==> 10-04: inputs <==
==> flow/design.v (excerpt) <==
module ALU (
    input Clk,
    input Reset,
    input [7:0] operand_A, operand_B,
    input [3:0] Sel,
    output [7:0] Out,
    output [3:0] Flag);
    reg [7:0] Result;
    reg [3:0] FlagCpy;
    reg [7:0] nResult;
    reg [3:0] nFlag;
    reg [8:0] extendResult;
    reg [15:0] extendResult1;
    assign Out = Result;
    assign Flag = FlagCpy;
    always @(*)
    begin
        nResult = Result;
        nFlag = FlagCpy;
        extendResult = 9'd0;
        extendResult1 = 16'd0;
        case(Sel)
            4'h0:
                begin
                    extendResult = operand_A + operand_B;
                    if(extendResult >> 8 == 1)
                        nFlag = nFlag | 4'b0010;
                    else
                        nResult = extendResult[7:0];
                end
            4'h1:
                begin
                    if(operand_A < operand_B)
                        nFlag = nFlag | 4'b1000;
                    else
                        nResult = operand_A - operand_B;
                end
            4'h2:
                begin
                    extendResult1 = operand_A * operand_B;
                    if(extendResult1 >> 8 != 0)
                        nFlag = nFlag | 4'b0100;
                    else
                        nResult = operand_A * operand_B;
                    if(nResult == 0)
                        nFlag = nFlag | 4'b0001;
                end
            4'h3:
                begin
                    if(operand_A < operand_B)
                        nFlag = nFlag | 4'b1000;
                    else if(operand_B == 0)
                        nResult = 8'hFF;
                    else
                        nResult = operand_A / operand_B;
                    if(nResult == 0)
                        nFlag = nFlag | 4'b0001;
                end
            4'h4:
                begin
  ...
Settings: LEC_CHECK=0, ABC_AREA=1, CAP_MARGIN=20, CORE_ASPECT_RATIO=0.5, CORE_MARGIN=2, CORE_UTILIZATION=72, CTS_CLUSTER_DIAMETER=400, CTS_CLUSTER_SIZE=98, SLEW_MARGIN=20, TNS_END_PERCENT=10; clock period 6.35 ns.
run.sh (not shown) runs the stock make flow with config.mk's settings and CLKGATE_MAP_FILE=.
==> 06-01: changes against 10-04 <==
ABC_AREA = default   (was 1)
CORE_ASPECT_RATIO = default   (was 0.5)
CORE_UTILIZATION = 39   (was 72)
CTS_CLUSTER_DIAMETER = default   (was 400)
CTS_CLUSTER_SIZE = default   (was 98)
TNS_END_PERCENT = default   (was 10)
==> flow/constraint.sdc (replaced) <==
create_clock -name core_clock -period 16.4 [get_ports {Clk}]
set_input_delay 3.2800 -clock core_clock [delete_from_list [all_inputs] [get_ports {Clk}]]
set_output_delay 3.2800 -clock core_clock [all_outputs]
set_load 0.01 [all_outputs]
==> results <==
06-01 completed without violations. 10-04 never finished: it broke off in global routing.
Area after synthesis: 06-01 is lower than 10-04 (about 8%).
Between 06-01 and 10-04, the lower synthesized cell count is in 06-01 (gap 25%, measured against 10-04).
In 10-04 the die size is smaller than in 06-01, by 40%.

========
==> harbor: inputs <==
Starting RTL as in the previous note.
Settings: LEC_CHECK=0, CAP_MARGIN=20, CELL_PAD_IN_SITES_GLOBAL_PLACEMENT=2, CORE_MARGIN=2, CORE_UTILIZATION=40, HOLD_SLACK_MARGIN=-0.05, MIN_ROUTING_LAYER=met2, PLACE_DENSITY=0.43, SLEW_MARGIN=20, TNS_END_PERCENT=10; clock period 15.4 ns.
==> violet: changes against harbor <==
CELL_PAD_IN_SITES_GLOBAL_PLACEMENT = not set   (was 2)
HOLD_SLACK_MARGIN = not set   (was -0.05)
MIN_ROUTING_LAYER = not set   (was met2)
PLACE_DENSITY = not set   (was 0.43)
TNS_END_PERCENT = not set   (was 10)
==> flow/constraint.sdc (replaced) <==
create_clock -name core_clock -period 13.5 [get_ports {Clk}]
set_input_delay 2.7000 -clock core_clock [delete_from_list [all_inputs] [get_ports {Clk}]]
set_output_delay 2.7000 -clock core_clock [all_outputs]
set_load 0.01 [all_outputs]
==> summary of the runs <==
- Between harbor and violet, the lower design area is in harbor (gap about 3%, measured against violet).
- In harbor the critical path depth is higher than in violet, by 7.
- In die size, violet and harbor do not differ.
- Between harbor and violet, the lower global-route usage is in violet (gap 21 points).
- In area after synthesis, harbor and violet do not differ.
- Register-to-register slack: violet is worse than harbor (1.4 ns).
- Against violet, the setup slack of harbor is better by 0.17 ns.
- Against harbor, the non-clock buffer count of violet is higher by 18.
- In flip-flop count, harbor and violet do not differ.
==> figures <==
metric	harbor	violet
Run status	no timing/DRC/antenna violations	no timing/DRC/antenna violations
Cell total after placement	1107	1118
Power density normalized to cell area	78.42 nW/um2	84.33 nW/um2
Worst setup slack before clock tree synthesis	0.3149 ns	-0.3256 ns
Number of fill cells in the layout	1730	1683
Final worst slack	0.7865 ns	0.6208 ns
Worst path bufs/invs	5	4
Post-layout net count	1056	1074
Sequential portion of the cell area	4.113%	3.988%
Capture endpoint of the worst hold path	FlagCpy[3]	FlagCpy[2]
Detailed-route wire length per cell	24.49 um	20.03 um
Clock share of power	9.9%	8.1%
Worst endpoint required time	15.55 ns	13.61 ns
Total via count after detailed routing	9621	6806
Aggregate global-route resource usage	46.00%	25.14%
Pin count of the biggest net entering global routing	33	34
Final non-filler cell total	1116	1128
Utilization after layout	45.63%	47.06%
Area Overhead vs Synth	10.87%	14.35%
GRT Max-Usage Layer	met3	met2

========
==> inputs of job 5741 <==
==> flow/design.v <==
module ALU (
    input Clk,
    input Reset,
    input [7:0] operand_A, operand_B,
    input [3:0] Sel,
    output [7:0] Out,
    output [3:0] Flag);
    reg [7:0] Result;
    reg [3:0] FlagCpy;
    reg [7:0] nResult;
    reg [3:0] nFlag;
    reg [8:0] extendResult;
    reg [15:0] extendResult1;
    assign Out = Result;
    assign Flag = FlagCpy;
    always @(*)
    begin
        nResult = Result;
        nFlag = FlagCpy;
        extendResult = 9'd0;
        extendResult1 = 16'd0;
        case(Sel)
            4'h0:
                begin
                    extendResult = operand_A + operand_B;
                    if(extendResult >> 8 == 1)
                        nFlag = nFlag | 4'b0010;
                    else
                        nResult = extendResult[7:0];
                end
            4'h1:
                begin
                    if(operand_A < operand_B)
                        nFlag = nFlag | 4'b1000;
                    else
                        nResult = operand_A - operand_B;
                end
            4'h2:
                begin
                    extendResult1 = operand_A * operand_B;
                    if(extendResult1 >> 8 != 0)
                        nFlag = nFlag | 4'b0100;
                    else
                        nResult = operand_A * operand_B;
                    if(nResult == 0)
                        nFlag = nFlag | 4'b0001;
                end
            4'h3:
                begin
                    if(operand_A < operand_B)
                        nFlag = nFlag | 4'b1000;
                    else if(operand_B == 0)
                        nResult = 8'hFF;
                    else
                        nResult = operand_A / operand_B;
                    if(nResult == 0)
                        nFlag = nFlag | 4'b0001;
                end
            4'h4:
                begin
                extendResult1 = operand_A << operand_B;
                if(operand_B > 8 || (operand_A==1&&operand_B==8))
                    nFlag = nFlag | 4'b0010;
                else
                    begin
                    extendResult1 = operand_A << operand_B;
                    if(extendResult1 << 8 != 0)
                        nFlag = nFlag | 4'b0010;
                    else
                        nResult = operand_A << operand_B;
                    end
                if(nResult == 0)
                    nFlag = nFlag | 4'b0001;
                end
            4'h5:
                begin
                nResult = operand_A >> operand_B;
                if(nResult == 0)
                    nFlag = nFlag | 4'b0001;
                if(operand_B > 8 || (operand_B == 8 && operand_A==1) || (operand_B==7&&(operand_A == 2 || operand_A==3)) || operand_B==6&&(operand_A<=7&&operand_A>=4) || operand_B==5&&(operand_A<=15&&operand_A>=8) || operand_B==4&&(operand_A<=31&&operand_A>=16))
                    nFlag = nFlag | 4'b1000;
                end
            4'h6:
                begin
                nResult = operand_A & operand_B;
                if(nResult == 0)
                    nFlag = nFlag | 1;
                end
            4'h7:
                begin
                nResult = operand_A | operand_B;
                if(nResult == 0)
                    nFlag = nFlag | 1;
                end
            4'h8:
                begin
                nResult = operand_A ^ operand_B;
                if(nResult == 0)
                    nFlag = nFlag | 1;
                end
            4'h9:
                begin
                nResult = ~(operand_A ^ operand_B);
                if(nResult == 0)
                    nFlag = nFlag | 1;
                end
            4'hA:
                begin
                nResult = ~(operand_A & operand_B);
                if(nResult == 0)
                    nFlag = nFlag | 1;
                end
            4'hB:
                begin
                nResult = ~(operand_A | operand_B);
                if(nResult == 0)
                    nFlag = nFlag | 1;
                end
            default:
                nResult = 8'h00;
        endcase
    end
    always @(posedge Clk, posedge Reset)
    begin
        if(Reset) begin
            Result <= 8'h00;
            FlagCpy <= 4'b0000;
        end else begin
            Result <= nResult;
            FlagCpy <= nFlag;
        end
    end
endmodule
==> flow/run.sh <==
#!/bin/bash
# the make line also repeats each setting of config.mk as NAME=value (left out here)
make -C /OpenROAD-flow-scripts/flow DESIGN_CONFIG=/design/flow/config.mk WORK_HOME=/design/flow/orfs CLKGATE_MAP_FILE= finish
==> flow/config.mk <==
export PLATFORM = sky130hd
export DESIGN_NAME = ALU
export DESIGN_NICKNAME = ALU
export VERILOG_FILES = /design/flow/design.v
export SDC_FILE = /design/flow/constraint.sdc
export NUM_CORES = 4
export LEC_CHECK = 0
export ABC_AREA = 1
export CAP_MARGIN = 20
export CORE_ASPECT_RATIO = 0.7
export CORE_MARGIN = 2
export CORE_UTILIZATION = 72
export CTS_CLUSTER_DIAMETER = 400
export CTS_CLUSTER_SIZE = 98
export PLACE_DENSITY = 0.89
export SLEW_MARGIN = 20
==> flow/constraint.sdc <==
create_clock -name core_clock -period 6.35 [get_ports {Clk}]
set_input_delay 1.2700 -clock core_clock [delete_from_list [all_inputs] [get_ports {Clk}]]
set_output_delay 1.2700 -clock core_clock [all_outputs]
set_load 0.01 [all_outputs]
==> inputs of job 7433, as changes to job 5741 <==
Settings changed: ABC_AREA 1 to default, CAP_MARGIN 20 to 0, CORE_ASPECT_RATIO 0.7 to 0.5, CORE_MARGIN 2 to 7, CORE_UTILIZATION 72 to 61, CTS_CLUSTER_DIAMETER 400 to default, CTS_CLUSTER_SIZE 98 to default, PLACE_DENSITY 0.89 to default, TNS_END_PERCENT from default to 25.
==> flow/constraint.sdc (replaced) <==
create_clock -name core_clock -period 13.5 [get_ports {Clk}]
set_input_delay 2.7000 -clock core_clock [delete_from_list [all_inputs] [get_ports {Clk}]]
set_output_delay 2.7000 -clock core_clock [all_outputs]
set_load 0.01 [all_outputs]
==> qor summary <==
metric	job 7433	job 5741
Yosys Instances	881	1178
Setup repair bufs after CTS	1	43
Cell count after placement	1065	1431
Core outline area	0.0103 mm^2	0.00968 mm^2
Starting density of the core	0.637	0.739
Syn Inst Count	881	1178
MUX share of area	0.0561	0
Syn nets	1041	1338
Final weighted congestion in routability-driven placement	1.14	1.12
Chip area estimate from yosys synthesis	0.00659 mm^2	0.00715 mm^2
Placed instance area	0.00734 mm^2	0.00857 mm^2
Gates resized, CTS repair	6	94
Full die area	0.0141 mm^2	0.0108 mm^2
Most common cell in the synthesized netlist	sky130_fd_sc_hd__nor2_1	sky130_fd_sc_hd__nand2_1
Distinct cell type count of the synthesized netlist	87	53
Site Rows	26	30
Height of the die	87.5 um	87.4 um
Max-area cell share	0.190	0.175
Post-synthesis simple-gate area fraction	0.225	0.337
Adders+Majority by Area	0.306	0.281
Outcome	finished clean	stopped before the end
Last stage reached	-	global routing (5_1_grt)
Sequential element share of the synthesized area	0.0456	0.0420
Average cell area after synthesis	7.47 um^2	6.07 um^2
Placed wire-length estimate	18.3 mm	20.3 mm
Die Wd	161 um	123 um
Worst setup slack before clock tree synthesis	-399 ps	-4250 ps
Power figures rest on the tool's default switching activity, not on a simulated workload.
